## job 101
==> flow/design.v (excerpt) <==
module cordic (clk, rst, s, angle, done, sine, cosine);
    input                   clk, rst, s;
    input   signed  [31:0]  angle;
    output  reg             done;
    output  signed  [31:0]  sine, cosine;
    reg              [1:0]  y, yn;
    wire                    z;
    wire             [3:0]  cntr_val0;
    wire    signed  [31:0]  atan [0:15];
    reg                     reg_ld_angle, reg_ld_sine, reg_ld_cosine, cntr_ld0, cntr_en0;
    wire    signed  [31:0]  reg_ld_val_angle, reg_ld_val_sine, reg_ld_val_cosine;
    wire    signed  [31:0]  reg_val_angle, reg_val_sine, reg_val_cosine, bshft_val_cosine, bshft_val_sine;
    assign atan[0]  = 450_000_000;
    assign atan[1]  = 265_650_512;
    assign atan[2]  = 140_362_435;
    assign atan[3]  = 071_250_163;
    assign atan[4]  = 035_763_344;
    assign atan[5]  = 017_899_106;
    assign atan[6]  = 008_951_737;
    assign atan[7]  = 004_476_142;
    assign atan[8]  = 002_381_050;
    assign atan[9]  = 001_119_057;
    assign atan[10] = 000_559_529;
    assign atan[11] = 000_279_765;
    assign atan[12] = 000_139_882;
    assign atan[13] = 000_069_941;
    assign atan[14] = 000_034_971;
    assign atan[15] = 000_017_485;
    always @(posedge clk, posedge rst) begin
        if (rst) begin
            y <= 0;
        end else begin
            y <= yn;
        end
    end
    always @(y, s, z) begin
        case (y)
            0: begin
                if (~s) begin
                    yn <= 0;
                end else begin
                    yn <= 1;
  ...
Size: ~3,500 cells after synthesis, about 100 flip-flops, roughly 100 I/O pins, roughly 0.020 sq mm of cells after synthesis.
clock: 7.5 ns
lec_check: 0
abc_area: 1
cap_margin: 20
core_aspect_ratio: 0.5
core_margin: 2
core_utilization: 40
cts_cluster_diameter: 197
cts_cluster_size: 98
hold_slack_margin: 0.22
place_density_lb_addon: 0.27
slew_margin: 20
tns_end_percent: 5
run.sh (not shown) runs the stock make flow with config.mk's settings and CLKGATE_MAP_FILE=.
Job 101 completed every stage of the flow, and the final layout passed the timing, design-rule and antenna checks.
Relative to job 101, the following input files were edited for job 102:
==> flow/config.mk <==
export PLATFORM = sky130hd
export DESIGN_NAME = cordic
export DESIGN_NICKNAME = cordic
export VERILOG_FILES = /design/flow/design.v
export SDC_FILE = /design/flow/constraint.sdc
export NUM_CORES = 4
export LEC_CHECK = 0
export ABC_AREA = 1
export CAP_MARGIN = 20
export CORE_MARGIN = 2
export CORE_UTILIZATION = 72
export CTS_CLUSTER_DIAMETER = 350
export CTS_CLUSTER_SIZE = 100
export PLACE_DENSITY = 0.43
export SETUP_SLACK_MARGIN = 0.3
export SLEW_MARGIN = 20
==> flow/constraint.sdc <==
create_clock -name core_clock -period 4.32 [get_ports {clk}]
set_input_delay 0.8640 -clock core_clock [delete_from_list [all_inputs] [get_ports {clk}]]
set_output_delay 0.8640 -clock core_clock [all_outputs]
set_load 0.01 [all_outputs]
Results
When job 102 is measured against job 101, its total die size turns out 44% lower. Status: job 102 FAILED at 3_5_place_dp (tool error). ~same register share after synthesis in job 102 and job 101. Between job 102 and job 101, the difference in post-synthesis cell area is negligible.
For job 103, these inputs were changed with respect to job 102:
==> flow/config.mk <==
export PLATFORM = sky130hd
export DESIGN_NAME = cordic
export DESIGN_NICKNAME = cordic
export VERILOG_FILES = /design/flow/design.v
export SDC_FILE = /design/flow/constraint.sdc
export NUM_CORES = 4
export LEC_CHECK = 0
export CAP_MARGIN = 20
export CORE_ASPECT_RATIO = 1.08
export CORE_MARGIN = 2
export CORE_UTILIZATION = 36
export SLEW_MARGIN = 20
==> flow/constraint.sdc <==
create_clock -name core_clock -period 7.5 [get_ports {clk}]
set_input_delay 1.5000 -clock core_clock [delete_from_list [all_inputs] [get_ports {clk}]]
set_output_delay 1.5000 -clock core_clock [all_outputs]
set_load 0.01 [all_outputs]
Notes after the runs:
Instance tally after logic synthesis delta for job 103 relative to job 102: 757 lower. Diff job 102 and job 103: chip area from the yosys synthesis statistics lower in job 103. Note that the width of the chip recorded for job 103 amounts to 1.3 times the value seen in job 102. The flow did not stop early for job 103: all stages ran, and the layout cleared the timing, design-rule and antenna checks. Net count entering floorplan, job 103 vs job 102: down by more than 10%.
What job 104 does differently from job 103 at the input level:
--- a/flow/config.mk
+++ b/flow/config.mk
@@ -11,2 +11,4 @@
 export CORE_UTILIZATION = 36
-export SLEW_MARGIN = 20
+export CTS_CLUSTER_DIAMETER = 204
+export GPL_TIMING_DRIVEN = 0
+export SLEW_MARGIN = 40
## What came out
- Job 104 had finished all stages when the layout checks came back failing, citing setup timing.
- Job 103 -> job 104: largest incremental delay on the critical path flat
- Summary of job 104 over job 103: area growth from synthesis to layout now larger; iteration tally of the first detailed-router pass lost 2.
- Register fraction of the total cell area: job 104 vs job 103 down 0.32 points
[inputs] job 105 vs job 104
--- a/flow/config.mk
+++ b/flow/config.mk
@@ -8,7 +8,7 @@
 export CAP_MARGIN = 20
-export CORE_ASPECT_RATIO = 1.08
+export CORE_ASPECT_RATIO = 1.41
 export CORE_MARGIN = 2
-export CORE_UTILIZATION = 36
-export CTS_CLUSTER_DIAMETER = 204
-export GPL_TIMING_DRIVEN = 0
-export SLEW_MARGIN = 40
+export CORE_UTILIZATION = 51
+export SETUP_SLACK_MARGIN = 1.86
+export SLEW_MARGIN = 20
+export TNS_END_PERCENT = 5
==> flow/constraint.sdc <==
create_clock -name core_clock -period 6.74 [get_ports {clk}]
set_input_delay 1.3480 -clock core_clock [delete_from_list [all_inputs] [get_ports {clk}]]
set_output_delay 1.3480 -clock core_clock [all_outputs]
set_load 0.01 [all_outputs]
Findings:
Job 105 closes out successfully: all stages finished, all timing, DRC and antenna checks passed. Diff job 104 -> job 105: synthesized cell count now sits at about the same level, pin count of the biggest net entering global routing now sits lower.


## run 1
cordic again, from the RTL that the note above started with.
export LEC_CHECK = 0
export ABC_AREA = 0
export CAP_MARGIN = 20
export CELL_PAD_IN_SITES_GLOBAL_PLACEMENT = 0
export CORE_ASPECT_RATIO = 0.56
export CORE_MARGIN = 10
export CORE_UTILIZATION = 18
export CTS_CLUSTER_DIAMETER = 254
export CTS_CLUSTER_SIZE = 86
export GPL_ROUTABILITY_DRIVEN = 0
export HOLD_SLACK_MARGIN = 0.11
export MAX_ROUTING_LAYER = met5
export PLACE_DENSITY_LB_ADDON = 0.24
export SETUP_SLACK_MARGIN = 0.5
export SLEW_MARGIN = 40
export TNS_END_PERCENT = 85
create_clock -name core_clock -period 4.69 [get_ports {clk}]
Every stage of run 1 finished as expected; the final checks, on the other hand, flagged negative setup slack, which means the layout fails.
diff inputs: run 1 => run 2
- CELL_PAD_IN_SITES_GLOBAL_PLACEMENT removed (was 0)
- HOLD_SLACK_MARGIN removed (was 0.11)
- GPL_ROUTABILITY_DRIVEN removed (was 0)
- TNS_END_PERCENT changed from 85 to 5
- CORE_UTILIZATION changed from 18 to 66
- PLACE_DENSITY_LB_ADDON removed (was 0.24)
- CTS_CLUSTER_DIAMETER changed from 254 to 303
- MAX_ROUTING_LAYER changed from met5 to met4
- CTS_CLUSTER_SIZE removed (was 86)
- CORE_MARGIN changed from 10 to 2
- SETUP_SLACK_MARGIN changed from 0.5 to 0.3
- CORE_ASPECT_RATIO removed (was 0.56)
- ABC_AREA removed (was 0)
- SLEW_MARGIN changed from 40 to 20
- the clock period (ns, I/O delays scaled along) changed from 4.69 to 3.13
==> comparison <==
Summed standard-cell area reported by yosys came out exactly the same in run 2 and run 1. Run 2 did not make it past clock tree synthesis, where a tool error ended it. Share of flip-flops with an asynchronous set or reset: run 2 vs run 1, no meaningful difference. Initial core utilization is lower on run 1. Comparing run 2 and run 1, the lower placed wire-length estimate after detailed placement is on run 2. What run 1 reported for width of the die has to be multiplied by 0.38 to get the figure for run 2. Reported for run 2 and run 1, synthesis-stage register bit count turned out identical to the last digit. Re area after synthesis: no difference whatsoever between run 2 and run 1. Sort run 2 and run 1 by full die area, descending, and run 1 comes first. As far as number of enable flip-flop cells goes, run 1 and run 2 are indistinguishable; the numbers are identical. Taking run 1 as the reference point, the cell area reported after detailed placement of run 2 falls by 8.8%. In run 2 relative to run 1, row count had gone down by more than a quarter.
### run 2 -> run 3
- changing CORE_UTILIZATION from 66 to 50
- removing CTS_CLUSTER_DIAMETER (formerly 303)
- removing TNS_END_PERCENT (formerly 5)
- removing MAX_ROUTING_LAYER (formerly met4)
- changing SETUP_SLACK_MARGIN from 0.3 to 1.42
- changing the clock period (ns, I/O delays scaled along) from 3.13 to 7.5
--- outcome ---
Run 3 went all the way through the flow, and no timing, DRC or antenna check failed. From run 3 to run 2, net count entering floorplan did not move at all. Run 2 → run 3: worst slack at placement climbed 3830 ps, effective utilization at floorplan now sits lower, vertical die dimension went up about 15%. Compared with run 2, post-placement cell area in run 3 decreased by more than 10%. Reported for run 3 and run 2, number of ports placed on the die boundary turned out identical to the last digit. Reported for run 3 and run 2, yosys-reported design area after synthesis turned out identical to the last digit. The run showing the smaller cell total after placement is run 3. On final weighted congestion in routability-driven placement: run 3 sits below run 2.
The following lists how run 4 was set up differently from run 3:
- setting CORE_ASPECT_RATIO to 1.08 for the first time
- setting CTS_CLUSTER_SIZE to 63 for the first time
- changing CORE_UTILIZATION from 50 to 69
- setting CELL_PAD_IN_SITES_DETAIL_PLACEMENT to 2 for the first time
- changing CAP_MARGIN from 20 to 5
- setting MAX_ROUTING_LAYER to met4 for the first time
- setting MIN_ROUTING_LAYER to met2 for the first time
- setting GPL_TIMING_DRIVEN to 0 for the first time
- changing SETUP_SLACK_MARGIN from 1.42 to -0.65
- setting CTS_CLUSTER_DIAMETER to 136 for the first time
Results
- Run 4 got as far as detailed placement, where a tool error ended the run.
- Core utilization before placement: run 4 higher than run 3
- Compared run 4 vs run 3, and floorplan row count is down in run 4.
- Chip height for run 4: 23 µm down relative to run 3
- In the flow results for run 3 and run 4, the area of the placeable core is larger on run 3.
- Re post-synth tally of flip-flops with integrated enable: no difference whatsoever between run 3 and run 4.
- As far as number of standard cells after synthesis goes, run 4 and run 3 are indistinguishable; the numbers are identical.
- Chip area from the yosys synthesis statistics of run 3 is on par with run 4.
- When the final numbers for run 3 and run 4 were put side by side, the width of the die turned out to be greater in run 3.
- Run 4 ended up with a higher routability congestion estimate than run 3 did.
- On die area: between run 3 and run 4, it ends up higher for run 3.
[inputs] run 5 vs run 4
- clearing CORE_ASPECT_RATIO, which used to be 1.08
- swapping 69 for 40 in CORE_UTILIZATION
- swapping 63 for 98 in CTS_CLUSTER_SIZE
- putting ABC_AREA at 1 where nothing was set
- clearing CELL_PAD_IN_SITES_DETAIL_PLACEMENT, which used to be 2
- swapping -0.65 for -0.1 in SETUP_SLACK_MARGIN
- swapping 2 for 7 in CORE_MARGIN
- putting PLACE_DENSITY_LB_ADDON at 0.27 where nothing was set
- clearing MIN_ROUTING_LAYER, which used to be met2
- clearing GPL_TIMING_DRIVEN, which used to be 0
- clearing MAX_ROUTING_LAYER, which used to be met4
- swapping 136 for 197 in CTS_CLUSTER_DIAMETER
- swapping 5 for 20 in CAP_MARGIN
- putting TNS_END_PERCENT at 5 where nothing was set
Results
- As far as number of port buffers is concerned, run 4 and run 5 perform about the same.
- Run 5 against run 4: initial cell density of the core has decreased; area of the core went up 75%; chip area from the yosys synthesis statistics shows an increase of about 2%; count of cell types in the netlist saw a decrease.
- In the reports for run 5 and run 4, the larger die area belongs to run 5.
- Re count of mapped cells out of synthesis: run 5 and run 4 aren't equal, and the lower value belongs to run 4.
- Area after synthesis, run 5 and run 4: higher on run 5
- Out of run 5 and run 4, the only run to close with the timing, design-rule and antenna checks passing was run 5.
- FAIL run 4 @ detailed placement: tool exited with error
#### Input delta (run 6 over run 5)
- a change of CORE_MARGIN from 7 to 2
- a change of CORE_UTILIZATION from 40 to 36
- a change of CTS_CLUSTER_DIAMETER from 197 to 136
- a deleted ABC_AREA that had been 1
- an added CORE_ASPECT_RATIO of 1.08
- a deleted TNS_END_PERCENT that had been 5
- an added GPL_TIMING_DRIVEN of 0
- a change of SETUP_SLACK_MARGIN from -0.1 to -0.65
- a change of CTS_CLUSTER_SIZE from 98 to 66
- a deleted PLACE_DENSITY_LB_ADDON that had been 0.27
- a change of CAP_MARGIN from 20 to 5
- a change of SLEW_MARGIN from 20 to 40
[summary]
Status run 6: flow complete, layout not clean - negative setup slack. When run 6 is measured against run 5, its post-route non-filler standard cell count turns out 485 lower. Between run 6 and run 5, number of global-route vias before repair is higher for run 6, run 5 comes in under that. Taking run 5 as the reference, in run 6 clock latency on the worst-skew pair picked up an extra 20 ps, combined area of all synthesized cells lost 1.9%, final core utilization lost 2.9 points. On critical path buffer and inverter count: between run 6 and run 5, it ends up higher for run 5. Summary of the comparison: total length of routed wires is higher in run 6, relative to run 5.
